### design/flow/run.sh
#!/bin/bash
# the make line also repeats each setting of config.mk as NAME=value (left out here)
make -C /OpenROAD-flow-scripts/flow DESIGN_CONFIG=/design/flow/config.mk WORK_HOME=/design/flow/orfs CLKGATE_MAP_FILE= finish
### design/flow/config.mk
export PLATFORM = sky130hd
export DESIGN_NAME = cordic
export DESIGN_NICKNAME = cordic
export VERILOG_FILES = /design/flow/design.v
export SDC_FILE = /design/flow/constraint.sdc
export NUM_CORES = 4
export LEC_CHECK = 0
export ABC_AREA = 1
export CAP_MARGIN = 30
export CELL_PAD_IN_SITES_DETAIL_PLACEMENT = 2
export CELL_PAD_IN_SITES_GLOBAL_PLACEMENT = 3
export CORE_ASPECT_RATIO = 1.6
export CORE_MARGIN = 8
export CORE_UTILIZATION = 40
export CTS_CLUSTER_DIAMETER = 368
export CTS_CLUSTER_SIZE = 17
export GPL_ROUTABILITY_DRIVEN = 0
export HOLD_SLACK_MARGIN = 0.07
export MAX_ROUTING_LAYER = met5
export MIN_ROUTING_LAYER = met2
export SETUP_SLACK_MARGIN = 0.09
export SLEW_MARGIN = 20
export TNS_END_PERCENT = 60
### design/flow/constraint.sdc
create_clock -name core_clock -period 2.79 [get_ports {clk}]
set_input_delay 0.5580 -clock core_clock [delete_from_list [all_inputs] [get_ports {clk}]]
set_output_delay 0.5580 -clock core_clock [all_outputs]
set_load 0.01 [all_outputs]
### design/flow/design.v
`timescale 1ns/1ns
 `timescale 1ns/1ns
module signed_shifter (input wire [4-1:0] i,
                       input wire signed [16:0] D,
                       output reg signed [16:0] Q);
always @ *
begin
Q = D >>> i;  
end
endmodule
 `timescale 1ns/1ns
module rotator (
    input wire clk,
    input wire rst,
    input wire signed  [16:0]    x_i,
    input wire signed  [16:0]    y_i,
    output wire signed [16:0]    x_o,
    output wire signed [16:0]    y_o
    );
    parameter integer iteration             = 0;  
    parameter signed [16:0] tangle = 0;  
    reg signed [16:0] x_1;
    reg signed [16:0] y_1;
    wire signed [16:0] x_i_shifted;
    wire signed [16:0] y_i_shifted;
    signed_shifter x_shifter(iteration,x_i,x_i_shifted);
    signed_shifter y_shifter(iteration,y_i,y_i_shifted);
    always @ (posedge clk)
        if (rst) begin
            x_1 <= 0;
            y_1 <= 0;
            end else begin
            if (y_i > 0) begin   
                x_1 <= x_i + y_i_shifted;  
                y_1 <= y_i - x_i_shifted;  
                end else begin
                x_1 <= x_i - y_i_shifted;  
                y_1 <= y_i + x_i_shifted;  
            end
        end
        assign x_o = x_1;
        assign y_o = y_1;
endmodule
 `timescale 1ns/1ns
module cordic (
    input wire clk,
    input wire rst,
    input wire                        valid_i,
    input wire signed [16:0]    x_i,
    input wire signed [16:0]    y_i,
    output wire                        valid_o,
    output wire signed [16:0]    x_o,
    output wire signed [16:0]    y_o
    );
    function [16:0] tanangle;
        input [3:0] i;
        begin
            case (i)
                4'b0000: tanangle = 17'd25735;     
                4'b0001: tanangle = 17'd15192;     
                4'b0010: tanangle = 17'd8027;      
                4'b0011: tanangle = 17'd4075;      
                4'b0100: tanangle = 17'd2045;      
                4'b0101: tanangle = 17'd1024;      
                4'b0110: tanangle = 17'd512;       
                4'b0111: tanangle = 17'd256;       
                4'b1000: tanangle = 17'd128;       
                4'b1001: tanangle = 17'd64;        
                4'b1010: tanangle = 17'd32;        
                4'b1011: tanangle = 17'd16;        
                4'b1100: tanangle = 17'd8;         
                4'b1101: tanangle = 17'd4;         
                4'b1110: tanangle = 17'd2;         
                4'b1111: tanangle = 17'd1;         
            endcase
        end
    endfunction
    wire signed [16:0] x [16-1:0];
    wire signed [16:0] y [16-1:0];
    assign x[0]    = x_i < 0  ? -x_i 
                                : x_i;
    assign y[0]    = y_i < 0  ? -y_i
                                : y_i;
    assign x_o     = x[16-1];
    assign y_o     = y[16-1];
    reg [16-2:0] valid_pipe;
    always @ (posedge clk)
        if (rst)
            valid_pipe <= 0;
        else
            valid_pipe <= {valid_pipe[16-3:0], valid_i};
    assign valid_o = valid_pipe[16-2];
    genvar i;
    generate
    for(i = 0;i<16-1;i = i+1)
    begin
        rotator #(.iteration(i), .tangle(tanangle(i))) U (clk,rst,x[i],y[i],x[i+1],y[i+1]);
    end
    endgenerate
endmodule
==> metrics.txt, run 1 <==
# HELP chip_impl_metric Metrics from one implementation run
# TYPE chip_impl_metric gauge
chip_impl_metric{name="synth.cellmix.adderShare",unit=""} 0.1745
chip_impl_metric{name="synth-simple-area-share",unit=""} 0.2192
chip_impl_metric{name="core.rowCount",unit=""} 153
chip_impl_metric{name="die-height",unit="µm"} 434.2
chip_impl_metric{name="num_io_pins",unit=""} 72
chip_impl_metric{name="xor_share",unit=""} 0.05307
chip_impl_metric{name="compound_area_frac",unit=""} 0.2216
chip_impl_metric{name="synth_largest_type_area_fraction",unit=""} 0.2400
chip_impl_info{name="synthTopCellsByArea",value="dfxtp_1, ha_1, a21oi_1"} 1
chip_impl_metric{name="muxShareOfSynthArea",unit=""} 0
chip_impl_metric{name="synth-edff-count",unit=""} 0
chip_impl_metric{name="ys_cells",unit=""} 6544
chip_impl_info{name="synthTopLogicFamily",value="AND-OR/OR-AND gates"} 1
chip_impl_metric{name="postSynthSeqShare",unit=""} 0.2400
chip_impl_metric{name="floorplan.die.width",unit="µm"} 277.3
chip_impl_metric{name="syn-num-nets",unit=""} 7172
chip_impl_metric{name="yosysChipArea",unit="mm²"} 0.04371
chip_impl_info{name="synth_area_leader_cell",value="dfxtp_1"} 1
chip_impl_metric{name="place.port_buffers",unit=""} 71
chip_impl_metric{name="synth.cell_area",unit="mm²"} 0.04371
chip_impl_metric{name="fp.dieArea",unit="mm²"} 0.1204
chip_impl_metric{name="yosysWarningCount",unit=""} 47
chip_impl_metric{name="async_reset_ff_frac",unit=""} 0
chip_impl_metric{name="initial_utilization",unit=""} 0.4027
chip_impl_metric{name="ys_types",unit=""} 55
chip_impl_info{name="result_of_the_run",value="stopped before the end"} 1
chip_impl_metric{name="ys_seq_elements",unit=""} 524
chip_impl_metric{name="postSynthCellCount",unit=""} 6544
chip_impl_info{name="yosys.cell_count.top_type",value="nand2_1"} 1
chip_impl_info{name="synth-main-ff-cell",value="dfxtp_1"} 1
chip_impl_info{name="fail_step",value="detailed placement (3_5_place_dp)"} 1
chip_impl_info{name="post_synth_most_frequent_cells",value="nand2_1, inv_1, a21oi_1"} 1
chip_impl_metric{name="synthesis.area_per_instance",unit="µm²"} 6.680
chip_impl_info{name="flow.first_error",value="[ERROR DPL-0033] detailed placement checks failed during check placement."} 1
chip_impl_metric{name="core",unit="mm²"} 0.1085
metrics by stage:
stage          hold WS [ns]  instances
3_3_place_gp         0.4010       9561
2_1_floorplan        0.3883       6544
==> inputs of run 2 (changes only) <==
Settings changed: CAP_MARGIN 30 to 0, CELL_PAD_IN_SITES_GLOBAL_PLACEMENT 3 to 0, CORE_ASPECT_RATIO 1.6 to not set, CORE_MARGIN 8 to 2, CORE_UTILIZATION 40 to 72, CTS_CLUSTER_DIAMETER 368 to 233, CTS_CLUSTER_SIZE 17 to 72, GPL_ROUTABILITY_DRIVEN 0 to not set, GPL_TIMING_DRIVEN set to 1, HOLD_SLACK_MARGIN 0.07 to 0.06, MAX_ROUTING_LAYER met5 to met4, MIN_ROUTING_LAYER met2 to met1, PLACE_DENSITY_LB_ADDON set to 0.04, SETUP_SLACK_MARGIN 0.09 to -0.05, TNS_END_PERCENT 60 to 35.
Clock period 2.79 ns to 2.5 ns, I/O delays scaled along.
==> metrics.txt, run 2 <==
# HELP chip_impl_metric Metrics from one implementation run
# TYPE chip_impl_metric gauge
chip_impl_metric{name="compound_area_frac",unit=""} 0.2216
chip_impl_metric{name="async_reset_ff_frac",unit=""} 0
chip_impl_metric{name="gp_congestion",unit=""} 1.073
chip_impl_metric{name="initial_utilization",unit=""} 0.7256
chip_impl_metric{name="muxShareOfSynthArea",unit=""} 0
chip_impl_metric{name="fp.dieArea",unit="mm²"} 0.06270
chip_impl_metric{name="synth.cellmix.adderShare",unit=""} 0.1745
chip_impl_metric{name="ys_types",unit=""} 55
chip_impl_metric{name="yosysChipArea",unit="mm²"} 0.04371
chip_impl_metric{name="place.port_buffers",unit=""} 71
chip_impl_metric{name="ys_cells",unit=""} 6544
chip_impl_metric{name="die-height",unit="µm"} 250.4
chip_impl_info{name="synthTopCellsByArea",value="dfxtp_1, ha_1, a21oi_1"} 1
chip_impl_info{name="synth_area_leader_cell",value="dfxtp_1"} 1
chip_impl_metric{name="synthesis.area_per_instance",unit="µm²"} 6.680
chip_impl_metric{name="synth-edff-count",unit=""} 0
chip_impl_metric{name="core",unit="mm²"} 0.06025
chip_impl_metric{name="syn-num-nets",unit=""} 7172
chip_impl_metric{name="synth-simple-area-share",unit=""} 0.2192
chip_impl_metric{name="postSynthSeqShare",unit=""} 0.2400
chip_impl_metric{name="synth.cell_area",unit="mm²"} 0.04371
chip_impl_metric{name="floorplan.die.width",unit="µm"} 250.4
chip_impl_metric{name="synth_largest_type_area_fraction",unit=""} 0.2400
chip_impl_metric{name="core.rowCount",unit=""} 90
chip_impl_info{name="post_synth_most_frequent_cells",value="nand2_1, inv_1, a21oi_1"} 1
chip_impl_metric{name="postSynthCellCount",unit=""} 6544
chip_impl_info{name="flow.first_error",value="Error: detail_place.tcl, 38 bad optional access"} 1
chip_impl_metric{name="yosysWarningCount",unit=""} 47
chip_impl_info{name="fail_step",value="detailed placement (3_5_place_dp)"} 1
chip_impl_metric{name="xor_share",unit=""} 0.05307
chip_impl_metric{name="num_io_pins",unit=""} 72
chip_impl_info{name="result_of_the_run",value="stopped before the end"} 1
chip_impl_info{name="yosys.cell_count.top_type",value="nand2_1"} 1
chip_impl_info{name="synth-main-ff-cell",value="dfxtp_1"} 1
chip_impl_metric{name="ys_seq_elements",unit=""} 524
chip_impl_info{name="synthTopLogicFamily",value="AND-OR/OR-AND gates"} 1
-- run 2: metrics by stage --
stage | instances | area (µm²)
floorplan | 6544 | 45330
global placement | 8944 | 58880
==> inputs of run 3 (changes only) <==
Settings changed: ABC_AREA 1 to not set, CAP_MARGIN 0 to 20, CELL_PAD_IN_SITES_DETAIL_PLACEMENT 2 to not set, CELL_PAD_IN_SITES_GLOBAL_PLACEMENT 0 to not set, CORE_UTILIZATION 72 to 60, CTS_CLUSTER_DIAMETER 233 to not set, CTS_CLUSTER_SIZE 72 to not set, GPL_TIMING_DRIVEN 1 to not set, HOLD_SLACK_MARGIN 0.06 to not set, MAX_ROUTING_LAYER met4 to not set, MIN_ROUTING_LAYER met1 to not set, PLACE_DENSITY_LB_ADDON 0.04 to not set, SETUP_SLACK_MARGIN -0.05 to not set, TNS_END_PERCENT 35 to not set.
Clock period 2.5 ns to 2.54 ns, I/O delays scaled along.
==> metrics.txt, run 3 <==
# HELP chip_impl_metric Metrics from one implementation run
# TYPE chip_impl_metric gauge
chip_impl_metric{name="postCtsHoldBufs",unit=""} 0
chip_impl_metric{name="initial_utilization",unit=""} 0.6069
chip_impl_metric{name="ys_types",unit=""} 73
chip_impl_info{name="result_of_the_run",value="stopped before the end"} 1
chip_impl_metric{name="core",unit="mm²"} 0.06859
chip_impl_metric{name="gp_congestion",unit=""} 0.9763
chip_impl_metric{name="yosysChipArea",unit="mm²"} 0.04162
chip_impl_metric{name="placed_cells_incl_taps",unit=""} 7846
chip_impl_metric{name="async_reset_ff_frac",unit=""} 0
chip_impl_metric{name="synth_largest_type_area_fraction",unit=""} 0.2520
chip_impl_metric{name="core.rowCount",unit=""} 96
chip_impl_metric{name="num_io_pins",unit=""} 72
chip_impl_metric{name="postSynthCellCount",unit=""} 5291
chip_impl_metric{name="synthesis.area_per_instance",unit="µm²"} 7.867
chip_impl_metric{name="postSynthSeqShare",unit=""} 0.2520
chip_impl_metric{name="placement.setup.worst_slack",unit="ns"} -1.842
chip_impl_metric{name="muxShareOfSynthArea",unit=""} 0.009048
chip_impl_metric{name="ys_seq_elements",unit=""} 524
chip_impl_metric{name="die-height",unit="µm"} 267.4
chip_impl_info{name="synthTopLogicFamily",value="simple AND/OR/NAND/NOR gates"} 1
chip_impl_info{name="flow.first_error",value="[ERROR GRT-0232] Routing congestion too high. Check the congestion heatmap in the GUI."} 1
chip_impl_info{name="synth_area_leader_cell",value="dfxtp_1"} 1
chip_impl_metric{name="compound_area_frac",unit=""} 0.1802
chip_impl_metric{name="synth.cellmix.adderShare",unit=""} 0.1840
chip_impl_metric{name="global_route_total_usage_across_every_layer",unit=""} 0.8212
chip_impl_metric{name="syn-num-nets",unit=""} 5919
chip_impl_info{name="yosys.cell_count.top_type",value="nor2_1"} 1
chip_impl_metric{name="synth-edff-count",unit=""} 0
chip_impl_info{name="synthTopCellsByArea",value="dfxtp_1, ha_1, xnor2_1"} 1
chip_impl_metric{name="cts.sink_count",unit=""} 524
chip_impl_metric{name="ys_cells",unit=""} 5291
chip_impl_info{name="post_synth_most_frequent_cells",value="nor2_1, ha_1, dfxtp_1"} 1
chip_impl_metric{name="cts-root-to-sink-buffers",unit=""} 3
chip_impl_metric{name="floorplan.die.width",unit="µm"} 267.4
chip_impl_metric{name="tritoncts.num_buffers",unit=""} 59
chip_impl_metric{name="synth.cell_area",unit="mm²"} 0.04162
chip_impl_metric{name="cts_htree_levels",unit=""} 2
chip_impl_info{name="ctsRootBufferMaster",value="clkbuf_16"} 1
chip_impl_metric{name="fp.dieArea",unit="mm²"} 0.07149
chip_impl_metric{name="hpwl",unit="mm"} 104.4
chip_impl_info{name="fail_step",value="global routing (5_1_grt)"} 1
chip_impl_metric{name="synth-simple-area-share",unit=""} 0.2150
chip_impl_info{name="synth-main-ff-cell",value="dfxtp_1"} 1
chip_impl_metric{name="yosysWarningCount",unit=""} 47
chip_impl_metric{name="place.port_buffers",unit=""} 71
chip_impl_metric{name="overflow",unit=""} 243
chip_impl_metric{name="xor_share",unit=""} 0.1134
run 3: what timing repair did:
item / CTS
pin swaps: 571
endpoints found under the setup margin: 441
buffers inserted: 323
gates resized: 699
cloned: 7
run 3: routing by layer:
layer / GRT overflow / global-route usage
met1: 2 / 0.8018
met2: 100 / 0.9528
met3: 33 / 0.7190
met4: 104 / 0.8014
met5: 4 / 0.6147
run 3: through the flow:
| step | area, µm² | hold WS, ns | TNS, ns | util |
|---|---|---|---|---|
| CTS | 65050 | 0.1601 | -327.78 | 0.9484 |
| global placement | 57390 | 0.4157 | -350.85 | 0.8367 |
| floorplan | 43550 | 0.4138 | -229.87 | - |
| detailed placement | 57390 | 0.4256 | -385.64 | 0.8367 |
==> inputs of run 4 (changes only) <==
Settings changed: ABC_AREA set to 1, CORE_MARGIN 2 to 6, CORE_UTILIZATION 60 to 63, CTS_CLUSTER_SIZE set to 65, GPL_TIMING_DRIVEN set to 1, MIN_ROUTING_LAYER set to met1, PLACE_DENSITY_LB_ADDON set to 0.06.
Clock period 2.54 ns to 2.51 ns, I/O delays scaled along.
==> metrics.txt, run 4 <==
# HELP chip_impl_metric Metrics from one implementation run
# TYPE chip_impl_metric gauge
chip_impl_info{name="post_synth_most_frequent_cells",value="nand2_1, inv_1, a21oi_1"} 1
chip_impl_metric{name="yosysWarningCount",unit=""} 47
chip_impl_metric{name="ys_seq_elements",unit=""} 524
chip_impl_metric{name="placed_cells_incl_taps",unit=""} 9090
chip_impl_metric{name="synth.cellmix.adderShare",unit=""} 0.1745
chip_impl_metric{name="postSynthCellCount",unit=""} 6544
chip_impl_info{name="synthTopCellsByArea",value="dfxtp_1, ha_1, a21oi_1"} 1
chip_impl_metric{name="compound_area_frac",unit=""} 0.2216
chip_impl_metric{name="num_io_pins",unit=""} 72
chip_impl_metric{name="core",unit="mm²"} 0.06859
chip_impl_metric{name="syn-num-nets",unit=""} 7172
chip_impl_metric{name="die-height",unit="µm"} 275.4
chip_impl_info{name="synth-main-ff-cell",value="dfxtp_1"} 1
chip_impl_metric{name="gp_congestion",unit=""} 0.9789
chip_impl_metric{name="ys_types",unit=""} 55
chip_impl_metric{name="hpwl",unit="mm"} 118.9
chip_impl_metric{name="muxShareOfSynthArea",unit=""} 0
chip_impl_metric{name="placed_cell_area",unit="mm²"} 0.05977
chip_impl_metric{name="xor_share",unit=""} 0.05307
chip_impl_info{name="fail_step",value="clock tree synthesis (4_1_cts)"} 1
chip_impl_info{name="synthTopLogicFamily",value="AND-OR/OR-AND gates"} 1
chip_impl_metric{name="synth.cell_area",unit="mm²"} 0.04371
chip_impl_metric{name="synth-edff-count",unit=""} 0
chip_impl_info{name="yosys.cell_count.top_type",value="nand2_1"} 1
chip_impl_info{name="result_of_the_run",value="stopped before the end"} 1
chip_impl_metric{name="synthesis.area_per_instance",unit="µm²"} 6.680
chip_impl_metric{name="place.port_buffers",unit=""} 71
chip_impl_metric{name="core.rowCount",unit=""} 96
chip_impl_metric{name="ys_cells",unit=""} 6544
chip_impl_metric{name="synth-simple-area-share",unit=""} 0.2192
chip_impl_metric{name="yosysChipArea",unit="mm²"} 0.04371
chip_impl_metric{name="floorplan.die.width",unit="µm"} 275.4
chip_impl_metric{name="synth_largest_type_area_fraction",unit=""} 0.2400
chip_impl_metric{name="initial_utilization",unit=""} 0.6374
chip_impl_info{name="flow.first_error",value="[ERROR DPL-0038] Utilization greater than 100%, impossible to legalize"} 1
chip_impl_info{name="synth_area_leader_cell",value="dfxtp_1"} 1
chip_impl_metric{name="fp.dieArea",unit="mm²"} 0.07585
chip_impl_metric{name="postSynthSeqShare",unit=""} 0.2400
chip_impl_metric{name="async_reset_ff_frac",unit=""} 0
run 4: per-stage QoR:
stage | hold WS (ns) | worst slack (ns)
2_1_floorplan | 0.3883 | -0.3586
3_3_place_gp | 0.3893 | -1.332
3_5_place_dp | 0.3925 | -1.418
==> inputs of run 5 (changes only) <==
Settings changed: ABC_AREA 1 to not set, CELL_PAD_IN_SITES_DETAIL_PLACEMENT set to 1, CORE_MARGIN 6 to 2, CORE_UTILIZATION 63 to 42, CTS_CLUSTER_SIZE 65 to not set, GPL_ROUTABILITY_DRIVEN set to 0, GPL_TIMING_DRIVEN 1 to 0, MAX_ROUTING_LAYER set to met4, MIN_ROUTING_LAYER met1 to not set, PLACE_DENSITY_LB_ADDON 0.06 to 0.12.
Clock period 2.51 ns to 5.48 ns, I/O delays scaled along.
==> metrics.txt, run 5 <==
# HELP chip_impl_metric Flow report values
# TYPE chip_impl_metric gauge
chip_impl_metric{name="ys_types",unit=""} 73
chip_impl_metric{name="xor_share",unit=""} 0.1134
chip_impl_metric{name="post-route-cell-area",unit="mm²"} 0.04628
chip_impl_metric{name="synthToLayoutAreaGrowth",unit="%"} 11.19
chip_impl_metric{name="cts-root-to-sink-buffers",unit=""} 3
chip_impl_metric{name="synth.cellmix.adderShare",unit=""} 0.1840
chip_impl_metric{name="muxShareOfSynthArea",unit=""} 0.009048
chip_impl_metric{name="max-slew-margin-rel",unit=""} 0.2185
chip_impl_metric{name="yosysWarningCount",unit=""} 47
chip_impl_info{name="synth-main-ff-cell",value="dfxtp_1"} 1
chip_impl_info{name="result_of_the_run",value="finished clean"} 1
chip_impl_metric{name="layout_setup_ws",unit="ns"} 0.2891
chip_impl_metric{name="achievable-frequency",unit="MHz"} 192.6
chip_impl_metric{name="overflow",unit=""} 0
chip_impl_metric{name="drc",unit=""} 0
chip_impl_metric{name="syn-num-nets",unit=""} 5919
chip_impl_metric{name="die-height",unit="µm"} 318.8
chip_impl_metric{name="yosysChipArea",unit="mm²"} 0.04162
chip_impl_metric{name="hpwl",unit="mm"} 108.4
chip_impl_metric{name="grt_max_degree",unit=""} 18
chip_impl_metric{name="placed_cell_area",unit="mm²"} 0.04398
chip_impl_metric{name="arrival",unit="ns"} 5.74
chip_impl_metric{name="reg2reg_setup_slack",unit="ns"} 0.29
chip_impl_metric{name="timing.critical_path.fanout_max",unit=""} 7
chip_impl_metric{name="synth-edff-count",unit=""} 0
chip_impl_metric{name="detailroute.via_count",unit=""} 38138
chip_impl_info{name="rsz_0062_raised_after_global_routing",value="true"} 1
chip_impl_metric{name="tightestPinTransition",unit="ns"} 1.172
chip_impl_info{name="worst_path_dominant_cell_family",value="AND-OR/OR-AND gates"} 1
chip_impl_metric{name="whs_path_depth",unit=""} 1
chip_impl_metric{name="firstDrtPassIters",unit=""} 5
chip_impl_info{name="cts_tree",value="yes"} 1
chip_impl_metric{name="initial_antenna_violation_count",unit=""} 3
chip_impl_info{name="cp_slowest_cell",value="or4b_4"} 1
chip_impl_info{name="worstSetupPathType",value="flip-flop to flip-flop"} 1
chip_impl_metric{name="core.rowCount",unit=""} 115
chip_impl_metric{name="stage_log_warnings",unit=""} 62
chip_impl_info{name="post_synth_most_frequent_cells",value="nor2_1, ha_1, dfxtp_1"} 1
chip_impl_metric{name="fin_cells",unit=""} 6763
chip_impl_metric{name="ys_cells",unit=""} 5291
chip_impl_metric{name="route.antenna.remaining_nets",unit=""} 0
chip_impl_info{name="hp-start",value="valid_pipe[2]"} 1
chip_impl_metric{name="wire_length_of_the_first_global_routing_pass",unit="mm"} 212.6
chip_impl_info{name="min_path_type",value="flip-flop to flip-flop"} 1
chip_impl_metric{name="post-route-min-period",unit="ns"} 5.191
chip_impl_info{name="worst_r2r_src",value="genblk1[1].U.y_1[2]"} 1
chip_impl_metric{name="synth_largest_type_area_fraction",unit=""} 0.2520
chip_impl_info{name="cp-start-kind",value="flip-flop"} 1
chip_impl_metric{name="global_route_total_usage_across_every_layer",unit=""} 0.2676
chip_impl_metric{name="num_io_pins",unit=""} 72
chip_impl_metric{name="skew",unit="ns"} 0.02602
chip_impl_metric{name="placement.setup.worst_slack",unit="ns"} -0.9034
chip_impl_metric{name="postSynthCellCount",unit=""} 5291
chip_impl_info{name="worst_setup_path_end_kind",value="flip-flop"} 1
chip_impl_info{name="synthTopLogicFamily",value="simple AND/OR/NAND/NOR gates"} 1
chip_impl_metric{name="fp.dieArea",unit="mm²"} 0.1016
chip_impl_info{name="synth_area_leader_cell",value="dfxtp_1"} 1
chip_impl_metric{name="core",unit="mm²"} 0.09828
chip_impl_metric{name="drt-total-wl",unit="mm"} 134.5
chip_impl_metric{name="hold_viol_final",unit=""} 0
chip_impl_metric{name="period_used_share",unit=""} 0.9472
chip_impl_metric{name="clk_pin_slew_worst_paths",unit="ns"} 0.06
chip_impl_metric{name="layout.nets",unit=""} 6051
chip_impl_metric{name="crit_required",unit="ns"} 6.02
chip_impl_metric{name="crit_buf_inv",unit=""} 2
chip_impl_metric{name="cts_htree_levels",unit=""} 2
chip_impl_metric{name="synth.cell_area",unit="mm²"} 0.04162
chip_impl_metric{name="compound_area_frac",unit=""} 0.1802
chip_impl_metric{name="via_count_of_the_first_global_routing_pass",unit=""} 38909
chip_impl_info{name="worstHoldEndpoint",value="valid_pipe[3]"} 1
chip_impl_metric{name="worst_skew_pair.late_latency",unit="ns"} 0.70
chip_impl_metric{name="postCtsHoldBufs",unit=""} 0
chip_impl_info{name="worstSetupStartpoint",value="genblk1[1].U.y_1[2]"} 1
chip_impl_info{name="regToRegEndpoint",value="genblk1[2].U.x_1[15]"} 1
chip_impl_metric{name="cp_num_cells",unit=""} 20
chip_impl_metric{name="crit_path_max_incr_delay",unit="ns"} 0.53
chip_impl_metric{name="synthesis.area_per_instance",unit="µm²"} 7.867
chip_impl_metric{name="maxSlewViolCount",unit=""} 0
chip_impl_info{name="cp-endpoint",value="genblk1[2].U.x_1[15]"} 1
chip_impl_metric{name="cts.sink_count",unit=""} 524
chip_impl_metric{name="final-setup-viol-count",unit=""} 0
chip_impl_info{name="yosys.cell_count.top_type",value="nor2_1"} 1
chip_impl_info{name="ctsRootBufferMaster",value="clkbuf_16"} 1
chip_impl_metric{name="place.port_buffers",unit=""} 70
chip_impl_metric{name="routedWlPerCell",unit="µm"} 19.89
chip_impl_metric{name="placed_cells_incl_taps",unit=""} 6649
chip_impl_metric{name="ys_seq_elements",unit=""} 524
chip_impl_metric{name="reg2regPathDepth",unit=""} 20
chip_impl_metric{name="cap_violations",unit=""} 0
chip_impl_metric{name="tritoncts.num_buffers",unit=""} 60
chip_impl_metric{name="postSynthSeqShare",unit=""} 0.2520
chip_impl_metric{name="avgViaCountPerCell",unit=""} 5.639
chip_impl_metric{name="synth-simple-area-share",unit=""} 0.2150
chip_impl_info{name="timing.critical_path.cells",value="inv_1, ha_1, or4b_4, nor4b_4, nand2_2, or3_4, nor2b_2, o21ai_0, inv_1, ha_1, nor2b_1, o21ai_0, a21boi_0, o21ai_1, a21oi_1, a41oi_2, a211oi_1, o31ai_2, a21oi_1, nor3b_1"} 1
chip_impl_info{name="synthTopCellsByArea",value="dfxtp_1, ha_1, xnor2_1"} 1
chip_impl_metric{name="initial_utilization",unit=""} 0.4235
chip_impl_metric{name="floorplan.die.width",unit="µm"} 318.8
chip_impl_metric{name="drt_iter0_markers",unit=""} 1895
chip_impl_metric{name="async_reset_ff_frac",unit=""} 0
## run 5: area by class of cell
| type | instances | area, µm² |
|---|---|---|
| clock buffers | 73 | 1600 |
| repair buffers | 72 | 735.7 |
| fillers | 12083 | 51990 |
| plain buffers | 134 | 536.8 |
| well taps | 1287 | 1610 |
| diodes | 1 | 2.502 |
| inverters | 376 | 1411 |
| clock inverters | 41 | 506.7 |
| flip-flops and latches | 524 | 10490 |
| multi-input cells | 4255 | 29390 |
## run 5: through the flow
step | util | TNS [ns] | hold WS (ns)
floorplan | - | 0 | 0.4138
global placement | 0.4470 | -10.33 | 0.4176
detailed placement | 0.4475 | -9.434 | 0.4289
CTS | 0.4696 | -0.04204 | 0.4334
global route | 0.4709 | -0.2033 | 0.4552
finish | 0.4709 | 0 | 0.4353
## run 5: timing repair
item                       in CTS  in global routing
cloned                          0                  0
gates resized                  16                 32
buffers inserted                0                  1
pin swaps                       1                  2
setup endpoints to repair      30                 48
## run 5: layer usage
layer  GRT usage  vias to the layer above  share of wire
li1            -                    18728              -
met3     0.02629                      198          0.034
met2      0.4610                      567           0.48
met1      0.3316                    18645           0.46
met5           -                        -              0
met4     0.07562                        0          0.027
==> inputs of run 6 (changes only) <==
Settings changed: ABC_AREA set to 1, CAP_MARGIN 20 to 40, CELL_PAD_IN_SITES_DETAIL_PLACEMENT 1 to not set, CORE_ASPECT_RATIO set to 0.5, CORE_UTILIZATION 42 to 72, CTS_CLUSTER_DIAMETER set to 400, CTS_CLUSTER_SIZE set to 100, GPL_ROUTABILITY_DRIVEN 0 to not set, GPL_TIMING_DRIVEN 0 to not set, MAX_ROUTING_LAYER met4 to not set, PLACE_DENSITY set to 0.42, PLACE_DENSITY_LB_ADDON 0.12 to not set, SETUP_SLACK_MARGIN set to -0.14.
Clock period 5.48 ns to 2.54 ns, I/O delays scaled along.
==> metrics.txt, run 6 <==
# HELP chip_impl_metric Metrics from one implementation run
# TYPE chip_impl_metric gauge
chip_impl_metric{name="die-height",unit="µm"} 178.2
chip_impl_info{name="synth-main-ff-cell",value="dfxtp_1"} 1
chip_impl_metric{name="initial_utilization",unit=""} 0.7335
chip_impl_metric{name="ys_cells",unit=""} 6544
chip_impl_metric{name="fp.dieArea",unit="mm²"} 0.06282
chip_impl_metric{name="yosysChipArea",unit="mm²"} 0.04371
chip_impl_metric{name="muxShareOfSynthArea",unit=""} 0
chip_impl_metric{name="syn-num-nets",unit=""} 7172
chip_impl_info{name="result_of_the_run",value="stopped before the end"} 1
chip_impl_metric{name="synth-edff-count",unit=""} 0
chip_impl_info{name="yosys.cell_count.top_type",value="nand2_1"} 1
chip_impl_metric{name="postSynthCellCount",unit=""} 6544
chip_impl_info{name="synthTopLogicFamily",value="AND-OR/OR-AND gates"} 1
chip_impl_metric{name="core.rowCount",unit=""} 63
chip_impl_metric{name="place.port_buffers",unit=""} 71
chip_impl_info{name="synthTopCellsByArea",value="dfxtp_1, ha_1, a21oi_1"} 1
chip_impl_metric{name="yosysWarningCount",unit=""} 47
chip_impl_info{name="post_synth_most_frequent_cells",value="nand2_1, inv_1, a21oi_1"} 1
chip_impl_metric{name="num_io_pins",unit=""} 72
chip_impl_info{name="synth_area_leader_cell",value="dfxtp_1"} 1
chip_impl_metric{name="xor_share",unit=""} 0.05307
chip_impl_metric{name="gp_congestion",unit=""} 1.045
chip_impl_metric{name="floorplan.die.width",unit="µm"} 352.5
chip_impl_metric{name="synth_largest_type_area_fraction",unit=""} 0.2400
chip_impl_metric{name="compound_area_frac",unit=""} 0.2216
chip_impl_metric{name="async_reset_ff_frac",unit=""} 0
chip_impl_metric{name="synth.cellmix.adderShare",unit=""} 0.1745
chip_impl_metric{name="ys_types",unit=""} 55
chip_impl_metric{name="core",unit="mm²"} 0.05959
chip_impl_info{name="fail_step",value="detailed placement (3_5_place_dp)"} 1
chip_impl_metric{name="ys_seq_elements",unit=""} 524
chip_impl_info{name="flow.first_error",value="[ERROR DPL-0033] detailed placement checks failed during check placement."} 1
chip_impl_metric{name="postSynthSeqShare",unit=""} 0.2400
chip_impl_metric{name="synthesis.area_per_instance",unit="µm²"} 6.680
chip_impl_metric{name="synth.cell_area",unit="mm²"} 0.04371
chip_impl_metric{name="synth-simple-area-share",unit=""} 0.2192
## run 6: metrics by stage
stage | hold WS, ns | cell area (µm²)
floorplan | 0.3883 | 45010
global placement | 0.3929 | 58190
==> inputs of run 7 (changes only) <==
Settings changed: ABC_AREA 1 to not set, CELL_PAD_IN_SITES_GLOBAL_PLACEMENT set to 1, CORE_ASPECT_RATIO 0.5 to not set, CORE_UTILIZATION 72 to 45, CTS_CLUSTER_DIAMETER 400 to 46, CTS_CLUSTER_SIZE 100 to not set, GPL_TIMING_DRIVEN set to 1, HOLD_SLACK_MARGIN set to 0.06, MAX_ROUTING_LAYER set to met4, MIN_ROUTING_LAYER set to met2, PLACE_DENSITY 0.42 to not set, PLACE_DENSITY_LB_ADDON set to 0.04, SETUP_SLACK_MARGIN -0.14 to 0.47, TNS_END_PERCENT set to 35.
Clock period 2.54 ns to 3.09 ns, I/O delays scaled along.
==> metrics.txt, run 7 <==
# HELP chip_impl_metric Flow report values
# TYPE chip_impl_metric gauge
chip_impl_metric{name="ys_cells",unit=""} 5291
chip_impl_metric{name="layout_setup_ws",unit="ns"} -1.171
chip_impl_info{name="synthTopCellsByArea",value="dfxtp_1, ha_1, xnor2_1"} 1
chip_impl_metric{name="postSynthCellCount",unit=""} 5291
chip_impl_metric{name="whs_path_depth",unit=""} 3
chip_impl_metric{name="max-slew-margin-rel",unit=""} 0.5489
chip_impl_metric{name="compound_area_frac",unit=""} 0.1802
chip_impl_metric{name="period_used_share",unit=""} 1.379
chip_impl_info{name="hp-start",value="rst"} 1
chip_impl_metric{name="gp_congestion",unit=""} 0.9966
chip_impl_metric{name="placed_cells_incl_taps",unit=""} 7802
chip_impl_metric{name="tightestPinTransition",unit="ns"} 0.6752
chip_impl_metric{name="arrival",unit="ns"} 4.79
chip_impl_metric{name="reg2regPathDepth",unit=""} 23
chip_impl_metric{name="fin_worst_hold_slack",unit="ns"} 0.4142
chip_impl_metric{name="yosysChipArea",unit="mm²"} 0.04162
chip_impl_metric{name="crit_buf_inv",unit=""} 5
chip_impl_metric{name="finalSetupTns",unit="ns"} -151.53
chip_impl_metric{name="synthToLayoutAreaGrowth",unit="%"} 57.77
chip_impl_metric{name="die-height",unit="µm"} 308.1
chip_impl_metric{name="floorplan.die.width",unit="µm"} 308.1
chip_impl_metric{name="drt_iter0_markers",unit=""} 9884
chip_impl_metric{name="ys_seq_elements",unit=""} 524
chip_impl_metric{name="cp_num_cells",unit=""} 23
chip_impl_metric{name="synth.cell_area",unit="mm²"} 0.04162
chip_impl_info{name="timing.critical_path.cells",value="inv_2, ha_4, or4b_4, nor4b_4, nand2_1, or3_4, nor2b_4, nand2_2, o21ai_2, buf_4, fa_2, nor2b_4, o21ai_2, a21boi_2, o21ai_2, a21oi_2, a41oi_2, buf_4, buf_4, buf_6, nand2b_4, xnor2_2, nor2_1"} 1
chip_impl_info{name="synthTopLogicFamily",value="simple AND/OR/NAND/NOR gates"} 1
chip_impl_metric{name="synthesis.area_per_instance",unit="µm²"} 7.867
chip_impl_info{name="check_failures",value="negative setup slack"} 1
chip_impl_metric{name="clk_pin_slew_worst_paths",unit="ns"} 0.05
chip_impl_info{name="cp-endpoint",value="genblk1[2].U.x_1[10]"} 1
chip_impl_info{name="synth-main-ff-cell",value="dfxtp_1"} 1
chip_impl_info{name="rsz_0062_raised_after_global_routing",value="true"} 1
chip_impl_metric{name="core.rowCount",unit=""} 111
chip_impl_metric{name="firstDrtPassIters",unit=""} 31
chip_impl_metric{name="cts.sink_count",unit=""} 524
chip_impl_metric{name="yosysWarningCount",unit=""} 47
chip_impl_metric{name="route.antenna.remaining_nets",unit=""} 0
chip_impl_metric{name="fp.dieArea",unit="mm²"} 0.09494
chip_impl_metric{name="crit_required",unit="ns"} 3.62
chip_impl_metric{name="place.port_buffers",unit=""} 71
chip_impl_info{name="worstSetupPathType",value="flip-flop to flip-flop"} 1
chip_impl_metric{name="drt-total-wl",unit="mm"} 143.9
chip_impl_metric{name="cap_violations",unit=""} 0
chip_impl_metric{name="reg2reg_setup_slack",unit="ns"} -1.17
chip_impl_info{name="worst_r2r_src",value="genblk1[1].U.y_1[3]"} 1
chip_impl_info{name="min_path_type",value="primary input to flip-flop"} 1
chip_impl_metric{name="initial_antenna_violation_count",unit=""} 0
chip_impl_info{name="worst_path_dominant_cell_family",value="simple AND/OR/NAND/NOR gates"} 1
chip_impl_metric{name="hpwl",unit="mm"} 101.5
chip_impl_metric{name="cts-root-to-sink-buffers",unit=""} 3
chip_impl_metric{name="detailroute.via_count",unit=""} 62024
chip_impl_info{name="worstSetupStartpoint",value="genblk1[1].U.y_1[3]"} 1
chip_impl_metric{name="achievable-frequency",unit="MHz"} 234.7
chip_impl_info{name="cp-start-kind",value="flip-flop"} 1
chip_impl_metric{name="async_reset_ff_frac",unit=""} 0
chip_impl_info{name="cts_tree",value="yes"} 1
chip_impl_metric{name="skew",unit="ns"} 0.02189
chip_impl_metric{name="fill_cells",unit=""} 7292
chip_impl_metric{name="via_count_of_the_first_global_routing_pass",unit=""} 65981
chip_impl_metric{name="postCtsHoldBufs",unit=""} 0
chip_impl_metric{name="stage_log_warnings",unit=""} 66
chip_impl_metric{name="final_core_util",unit=""} 0.7164
chip_impl_metric{name="muxShareOfSynthArea",unit=""} 0.009048
chip_impl_metric{name="xor_share",unit=""} 0.1134
chip_impl_metric{name="crit_path_max_incr_delay",unit="ns"} 0.49
chip_impl_metric{name="global_route_total_usage_across_every_layer",unit=""} 0.4603
chip_impl_metric{name="num_io_pins",unit=""} 72
chip_impl_metric{name="wire_length_of_the_first_global_routing_pass",unit="mm"} 223.1
chip_impl_metric{name="core",unit="mm²"} 0.09166
chip_impl_metric{name="hold_viol_final",unit=""} 0
chip_impl_info{name="worst_setup_path_end_kind",value="flip-flop"} 1
chip_impl_metric{name="fin_cells",unit=""} 8357
chip_impl_info{name="regToRegEndpoint",value="genblk1[2].U.x_1[10]"} 1
chip_impl_metric{name="synth-edff-count",unit=""} 0
chip_impl_metric{name="ys_types",unit=""} 73
chip_impl_metric{name="synth_largest_type_area_fraction",unit=""} 0.2520
chip_impl_metric{name="drc",unit=""} 0
chip_impl_metric{name="synth-simple-area-share",unit=""} 0.2150
chip_impl_metric{name="maxSlewViolCount",unit=""} 0
chip_impl_info{name="synth_area_leader_cell",value="dfxtp_1"} 1
chip_impl_metric{name="post-route-min-period",unit="ns"} 4.261
chip_impl_info{name="ctsRootBufferMaster",value="clkbuf_16"} 1
chip_impl_metric{name="overflow",unit=""} 0
chip_impl_info{name="cp_slowest_cell",value="or4b_4"} 1
chip_impl_info{name="worstHoldEndpoint",value="genblk1[1].U.x_1[0]"} 1
chip_impl_metric{name="postSynthSeqShare",unit=""} 0.2520
chip_impl_info{name="result_of_the_run",value="finished with violations"} 1
chip_impl_metric{name="initial_utilization",unit=""} 0.4541
chip_impl_metric{name="grt_max_degree",unit=""} 102
chip_impl_metric{name="placement.setup.worst_slack",unit="ns"} -1.518
chip_impl_info{name="yosys.cell_count.top_type",value="nor2_1"} 1
chip_impl_metric{name="final-setup-viol-count",unit=""} 355
chip_impl_metric{name="avgViaCountPerCell",unit=""} 7.422
chip_impl_metric{name="synth.cellmix.adderShare",unit=""} 0.1840
chip_impl_metric{name="worst_skew_pair.late_latency",unit="ns"} 0.68
chip_impl_metric{name="syn-num-nets",unit=""} 5919
chip_impl_metric{name="routedWlPerCell",unit="µm"} 17.22
chip_impl_metric{name="layout.nets",unit=""} 7726
chip_impl_metric{name="cts_htree_levels",unit=""} 3
chip_impl_metric{name="tritoncts.num_buffers",unit=""} 81
chip_impl_info{name="post_synth_most_frequent_cells",value="nor2_1, ha_1, dfxtp_1"} 1
chip_impl_metric{name="timing.critical_path.fanout_max",unit=""} 3
## run 7: area by class of cell
class | count | area (µm²) | share of cell area
flip-flops and latches | 524 | 10550 | 0.1606
inverters | 376 | 1426 | 0.02172
clock buffers | 99 | 2227 | 0.03392
clock inverters | 51 | 664.4 | 0.01012
diodes | 6 | 15.01 | 0.0002286
repair buffers | 1860 | 14980 | 0.2281
multi-input cells | 4255 | 34330 | 0.5228
well taps | 1186 | 1484 | 0.02260
## run 7: metrics by stage
| step | area [µm²] |
|---|---|
| after floorplan | 42920 |
| after global placement | 54920 |
| after detailed placement | 54920 |
| after CTS | 62380 |
| after global routing | 65650 |
| final | 65670 |
## run 7: repair_timing
action	CTS	global route
setup endpoints to repair	439	449
pin swaps	506	468
gates resized	640	467
setup buffers	265	127
cloned	6	0
## run 7: per-layer routing
metal,routed length (µm),vias up,GRT usage
met5,0,-,-
met4,12280,0,0.07941
met3,58850,1672,0.6065
met2,72770,16312,0.5247
met1,0,22064,-
li1,-,21976,-
==> inputs of run 8 (changes only) <==
Settings changed: CAP_MARGIN 40 to 20, CELL_PAD_IN_SITES_GLOBAL_PLACEMENT 1 to 3, CORE_UTILIZATION 45 to 34, CTS_CLUSTER_DIAMETER 46 to not set, CTS_CLUSTER_SIZE set to 83, GPL_TIMING_DRIVEN 1 to not set, HOLD_SLACK_MARGIN 0.06 to 0.03, MAX_ROUTING_LAYER met4 to not set, MIN_ROUTING_LAYER met2 to not set, PLACE_DENSITY set to 0.52, PLACE_DENSITY_LB_ADDON 0.04 to not set, SETUP_SLACK_MARGIN 0.47 to not set, TNS_END_PERCENT 35 to 15.
Clock period 3.09 ns to 7.99 ns, I/O delays scaled along.
==> metrics.txt, run 8 <==
# HELP chip_impl_metric Flow report values
# TYPE chip_impl_metric gauge
chip_impl_metric{name="cts_htree_levels",unit=""} 3
chip_impl_metric{name="placed_cells_incl_taps",unit=""} 6868
chip_impl_metric{name="hpwl",unit="mm"} 101.2
chip_impl_info{name="synthTopCellsByArea",value="dfxtp_1, ha_1, xnor2_1"} 1
chip_impl_metric{name="crit_path_max_incr_delay",unit="ns"} 0.73
chip_impl_metric{name="worst_skew_pair.late_latency",unit="ns"} 0.66
chip_impl_metric{name="layout.nets",unit=""} 5946
chip_impl_metric{name="syn-num-nets",unit=""} 5919
chip_impl_metric{name="grt_max_degree",unit=""} 163
chip_impl_metric{name="compound_area_frac",unit=""} 0.1802
chip_impl_metric{name="floorplan.die.width",unit="µm"} 353.9
chip_impl_metric{name="seq_area",unit="mm²"} 0.01049
chip_impl_metric{name="cts_setup_buffers",unit=""} 0
chip_impl_info{name="yosys.cell_count.top_type",value="nor2_1"} 1
chip_impl_metric{name="routedWlPerCell",unit="µm"} 18.02
chip_impl_metric{name="fin_cells",unit=""} 7002
chip_impl_info{name="worst_setup_path_end_kind",value="flip-flop"} 1
chip_impl_metric{name="synth_largest_type_area_fraction",unit=""} 0.2520
chip_impl_metric{name="clk_pin_slew_worst_paths",unit="ns"} 0.06
chip_impl_info{name="cp-endpoint",value="genblk1[3].U.x_1[15]"} 1
chip_impl_info{name="worstSetupStartpoint",value="genblk1[2].U.y_1[5]"} 1
chip_impl_metric{name="postCtsHoldBufs",unit=""} 0
chip_impl_metric{name="postSynthSeqShare",unit=""} 0.2520
chip_impl_info{name="worstSetupPathType",value="flip-flop to flip-flop"} 1
chip_impl_metric{name="synthToLayoutAreaGrowth",unit="%"} 12.14
chip_impl_metric{name="skew",unit="ns"} 0.05156
chip_impl_metric{name="cap_violations",unit=""} 0
chip_impl_metric{name="initial_antenna_violation_count",unit=""} 1
chip_impl_info{name="result_of_the_run",value="finished clean"} 1
chip_impl_metric{name="crit_buf_inv",unit=""} 0
chip_impl_metric{name="post-route-cell-area",unit="mm²"} 0.04668
chip_impl_metric{name="whs_path_depth",unit=""} 1
chip_impl_metric{name="hold_viol_final",unit=""} 0
chip_impl_info{name="post_synth_most_frequent_cells",value="nor2_1, ha_1, dfxtp_1"} 1
chip_impl_info{name="cts_tree",value="yes"} 1
chip_impl_info{name="synth-main-ff-cell",value="dfxtp_1"} 1
chip_impl_metric{name="route.antenna.remaining_nets",unit=""} 0
chip_impl_metric{name="xor_share",unit=""} 0.1134
chip_impl_metric{name="overflow",unit=""} 0
chip_impl_metric{name="post_cts_resize_count",unit=""} 0
chip_impl_metric{name="reg2reg_setup_slack",unit="ns"} 2.28
chip_impl_metric{name="synthesis.area_per_instance",unit="µm²"} 7.867
chip_impl_metric{name="tritoncts.num_buffers",unit=""} 73
chip_impl_metric{name="cp_num_cells",unit=""} 16
chip_impl_metric{name="yosysChipArea",unit="mm²"} 0.04162
chip_impl_metric{name="firstDrtPassIters",unit=""} 7
chip_impl_metric{name="ys_types",unit=""} 73
chip_impl_metric{name="maxSlewViolCount",unit=""} 0
chip_impl_metric{name="ys_cells",unit=""} 5291
chip_impl_info{name="hp-start",value="valid_pipe[6]"} 1
chip_impl_metric{name="max-slew-margin-rel",unit=""} 0.2879
chip_impl_metric{name="drt-total-wl",unit="mm"} 126.2
chip_impl_metric{name="reg2regPathDepth",unit=""} 16
chip_impl_metric{name="final_core_util",unit=""} 0.3840
chip_impl_info{name="worst_r2r_src",value="genblk1[2].U.y_1[5]"} 1
chip_impl_info{name="ctsRootBufferMaster",value="clkbuf_16"} 1
chip_impl_info{name="worst_path_dominant_cell_family",value="simple AND/OR/NAND/NOR gates"} 1
chip_impl_metric{name="place.port_buffers",unit=""} 71
chip_impl_info{name="timing.critical_path.cells",value="nor2_1, nor4b_1, nor3b_1, nor4b_1, a21o_1, nor2_1, xnor2_1, ha_1, o21ai_0, a21boi_0, o21ai_0, a211oi_1, nor4_1, o31ai_1, a2111oi_0, or4_1"} 1
chip_impl_info{name="synthTopLogicFamily",value="simple AND/OR/NAND/NOR gates"} 1
chip_impl_metric{name="timing.critical_path.fanout_max",unit=""} 15
chip_impl_metric{name="wire_length_of_the_first_global_routing_pass",unit="mm"} 201.9
chip_impl_metric{name="synth-simple-area-share",unit=""} 0.2150
chip_impl_metric{name="placed_cell_area",unit="mm²"} 0.04402
chip_impl_metric{name="drt_iter0_markers",unit=""} 1786
chip_impl_metric{name="post-route-min-period",unit="ns"} 5.707
chip_impl_metric{name="synth.cell_area",unit="mm²"} 0.04162
chip_impl_metric{name="fill_cells",unit=""} 12741
chip_impl_metric{name="drc",unit=""} 0
chip_impl_metric{name="achievable-frequency",unit="MHz"} 175.2
chip_impl_metric{name="async_reset_ff_frac",unit=""} 0
chip_impl_metric{name="num_io_pins",unit=""} 72
chip_impl_metric{name="period_used_share",unit=""} 0.7143
chip_impl_metric{name="cts.sink_count",unit=""} 524
chip_impl_metric{name="die-height",unit="µm"} 353.9
chip_impl_metric{name="avgViaCountPerCell",unit=""} 4.990
chip_impl_metric{name="initial_utilization",unit=""} 0.3424
chip_impl_metric{name="fp.dieArea",unit="mm²"} 0.1252
chip_impl_metric{name="muxShareOfSynthArea",unit=""} 0.009048
chip_impl_metric{name="core",unit="mm²"} 0.1216
chip_impl_metric{name="yosysWarningCount",unit=""} 47
chip_impl_metric{name="postSynthCellCount",unit=""} 5291
chip_impl_metric{name="final-setup-viol-count",unit=""} 0
chip_impl_metric{name="via_count_of_the_first_global_routing_pass",unit=""} 35172
chip_impl_info{name="regToRegEndpoint",value="genblk1[3].U.x_1[15]"} 1
chip_impl_metric{name="area_of_combinational_cells_with_multiple_inputs",unit="mm²"} 0.02922
chip_impl_metric{name="gp_congestion",unit=""} 0.8169
chip_impl_metric{name="arrival",unit="ns"} 6.23
chip_impl_metric{name="ys_seq_elements",unit=""} 524
chip_impl_metric{name="cts-root-to-sink-buffers",unit=""} 3
chip_impl_metric{name="crit_required",unit="ns"} 8.51
chip_impl_info{name="rsz_0062_raised_after_global_routing",value="false"} 1
chip_impl_info{name="cp_slowest_cell",value="nor3b_1"} 1
chip_impl_metric{name="tightestPinTransition",unit="ns"} 1.063
chip_impl_metric{name="stage_log_warnings",unit=""} 68
chip_impl_metric{name="synth.cellmix.adderShare",unit=""} 0.1840
chip_impl_info{name="worstHoldEndpoint",value="valid_pipe[7]"} 1
chip_impl_metric{name="core.rowCount",unit=""} 128
chip_impl_info{name="cp-start-kind",value="flip-flop"} 1
chip_impl_metric{name="synth-edff-count",unit=""} 0
chip_impl_metric{name="detailroute.via_count",unit=""} 34938
chip_impl_info{name="min_path_type",value="flip-flop to flip-flop"} 1
chip_impl_metric{name="global_route_total_usage_across_every_layer",unit=""} 0.2010
chip_impl_info{name="synth_area_leader_cell",value="dfxtp_1"} 1
chip_impl_metric{name="finalSetupTns",unit="ns"} 0
[run 8: layer usage]
layer,GRT usage,vias to the layer above,part of all wire
met2,0.3149,351,0.43
met4,0.05540,0,0.022
li1,-,18537,-
met1,0.2908,15928,0.53
met5,0,-,0
met3,0.02098,122,0.022
[run 8: metrics by stage]
stage,hold slack (ns),setup WS [ns]
finish,0.4368,2.283
global route,0.4569,1.719
CTS,0.4388,2.286
detailed placement,0.4276,1.871
global placement,0.4169,1.905
floorplan,0.4138,2.867
[run 8: cell type report]
| type | instances | area share |
|---|---|---|
| Antenna cell | 1 | 0.00005361 |
| Multi-Input combinational cell | 4255 | 0.6259 |
| Inverter | 376 | 0.03024 |
| Tap cell | 1625 | 0.04356 |
| Clock buffer | 93 | 0.04380 |
| Clock inverter | 40 | 0.01308 |
| Timing Repair Buffer | 88 | 0.01860 |
| Sequential cell | 524 | 0.2247 |
==> inputs of run 9 (changes only) <==
Settings changed: CELL_PAD_IN_SITES_GLOBAL_PLACEMENT 3 to not set, CORE_UTILIZATION 34 to 68, CTS_CLUSTER_SIZE 83 to not set, HOLD_SLACK_MARGIN 0.03 to not set, PLACE_DENSITY 0.52 to not set, TNS_END_PERCENT 15 to not set.
Clock period 7.99 ns to 3.73 ns, I/O delays scaled along.
==> metrics.txt, run 9 <==
# HELP chip_impl_metric Flow report values
# TYPE chip_impl_metric gauge
chip_impl_info{name="synthTopCellsByArea",value="dfxtp_1, ha_1, xnor2_1"} 1
chip_impl_info{name="regToRegEndpoint",value="genblk1[2].U.x_1[11]"} 1
chip_impl_metric{name="postSynthSeqShare",unit=""} 0.2520
chip_impl_metric{name="placed_cells_incl_taps",unit=""} 6728
chip_impl_metric{name="initial_antenna_violation_count",unit=""} 18
chip_impl_metric{name="place.port_buffers",unit=""} 71
chip_impl_info{name="synth-main-ff-cell",value="dfxtp_1"} 1
chip_impl_metric{name="worst_skew_pair.late_latency",unit="ns"} 0.69
chip_impl_metric{name="final-setup-viol-count",unit=""} 172
chip_impl_metric{name="drt-total-wl",unit="mm"} 171.2
chip_impl_info{name="synth_area_leader_cell",value="dfxtp_1"} 1
chip_impl_metric{name="compound_area_frac",unit=""} 0.1802
chip_impl_metric{name="drt_iter0_markers",unit=""} 7776
chip_impl_metric{name="area_of_combinational_cells_with_multiple_inputs",unit="mm²"} 0.03287
chip_impl_metric{name="gp_congestion",unit=""} 0.9524
chip_impl_metric{name="floorplan.die.width",unit="µm"} 251.4
chip_impl_metric{name="post-route-min-period",unit="ns"} 5.715
chip_impl_metric{name="grt_max_degree",unit=""} 152
chip_impl_metric{name="route.antenna.remaining_nets",unit=""} 0
chip_impl_metric{name="crit_required",unit="ns"} 4.22
chip_impl_metric{name="synthesis.area_per_instance",unit="µm²"} 7.867
chip_impl_metric{name="die-height",unit="µm"} 251.4
chip_impl_metric{name="reg2reg_setup_slack",unit="ns"} -1.98
chip_impl_metric{name="syn-num-nets",unit=""} 5919
chip_impl_metric{name="avgViaCountPerCell",unit=""} 6.856
chip_impl_metric{name="timing.critical_path.fanout_max",unit=""} 3
chip_impl_metric{name="reg2regPathDepth",unit=""} 20
chip_impl_info{name="grt.busiest_layer",value="met2"} 1
chip_impl_info{name="cp-endpoint",value="genblk1[2].U.x_1[11]"} 1
chip_impl_metric{name="synth_largest_type_area_fraction",unit=""} 0.2520
chip_impl_info{name="worst_path_dominant_cell_family",value="simple AND/OR/NAND/NOR gates"} 1
chip_impl_info{name="check_failures",value="negative setup slack"} 1
chip_impl_info{name="worst_setup_path_end_kind",value="flip-flop"} 1
chip_impl_metric{name="fp.dieArea",unit="mm²"} 0.06320
chip_impl_metric{name="skew",unit="ns"} 0.05050
chip_impl_info{name="cp-start-kind",value="flip-flop"} 1
chip_impl_info{name="synthTopLogicFamily",value="simple AND/OR/NAND/NOR gates"} 1
chip_impl_metric{name="maxSlewViolCount",unit=""} 0
chip_impl_metric{name="max-slew-margin-rel",unit=""} 0.03080
chip_impl_metric{name="placed_cell_area",unit="mm²"} 0.04870
chip_impl_info{name="ctsRootBufferMaster",value="clkbuf_16"} 1
chip_impl_metric{name="grt_util_met3",unit=""} 0.05074
chip_impl_info{name="post_synth_most_frequent_cells",value="nor2_1, ha_1, dfxtp_1"} 1
chip_impl_metric{name="layout_setup_ws",unit="ns"} -1.985
chip_impl_info{name="result_of_the_run",value="finished with violations"} 1
chip_impl_info{name="worst_r2r_src",value="genblk1[1].U.y_1[3]"} 1
chip_impl_metric{name="tritoncts.num_buffers",unit=""} 56
chip_impl_metric{name="ys_seq_elements",unit=""} 524
chip_impl_metric{name="firstDrtPassIters",unit=""} 22
chip_impl_metric{name="cts-root-to-sink-buffers",unit=""} 3
chip_impl_metric{name="synthToLayoutAreaGrowth",unit="%"} 34.37
chip_impl_metric{name="layout.nets",unit=""} 6884
chip_impl_metric{name="grt_util_met1",unit=""} 0.4835
chip_impl_metric{name="via_count_of_the_first_global_routing_pass",unit=""} 41893
chip_impl_metric{name="whs_path_depth",unit=""} 1
chip_impl_metric{name="clk_pin_slew_worst_paths",unit="ns"} 0.07
chip_impl_info{name="cp_slowest_cell",value="nor2_1"} 1
chip_impl_info{name="min_path_type",value="flip-flop to flip-flop"} 1
chip_impl_metric{name="overflow",unit=""} 0
chip_impl_info{name="worstSetupStartpoint",value="genblk1[1].U.y_1[3]"} 1
chip_impl_metric{name="postCtsHoldBufs",unit=""} 0
chip_impl_metric{name="detailroute.via_count",unit=""} 48616
chip_impl_metric{name="seq_area",unit="mm²"} 0.01052
==> run 9: through the flow <==
step | worst slack (ns) | hold slack, ns | TNS (ns)
final | -1.985 | 0.4574 | -57.41
after global routing | -1.931 | 0.4586 | -72.29
after CTS | -0.5054 | 0.4414 | -7.965
after detailed placement | -0.8964 | 0.4278 | -42.12
after global placement | -0.8713 | 0.4150 | -32.01
after floorplan | -0.3682 | 0.4138 | -4.075
==> run 9: routing by layer <==
layer | wire (µm) | part of all wire | vias up
met2 | 73700 | 0.43 | 4368
li1 | - | - | 20418
met4 | 16850 | 0.098 | 20
met3 | 21840 | 0.13 | 1848
met5 | 448 | 0.0026 | -
met1 | 58360 | 0.34 | 21962
==> run 9: timing repair <==
item,4_1_cts,5_1_grt
setup buffers,135,139
cloned,0,1
pin swaps,232,440
hold endpoints to repair,0,0
gates resized,313,570
endpoints found under the setup margin,154,240
==> run 9: final cells by class <==
class                      count  area share
sequential                   524      0.1880
timing repair buffer        1043      0.1481
clock inverter                33    0.006152
tap                          782     0.01749
antenna                        9   0.0004027
multi-input combinational   4255      0.5877
clock buffer                  69     0.02682
inverter                     376     0.02537
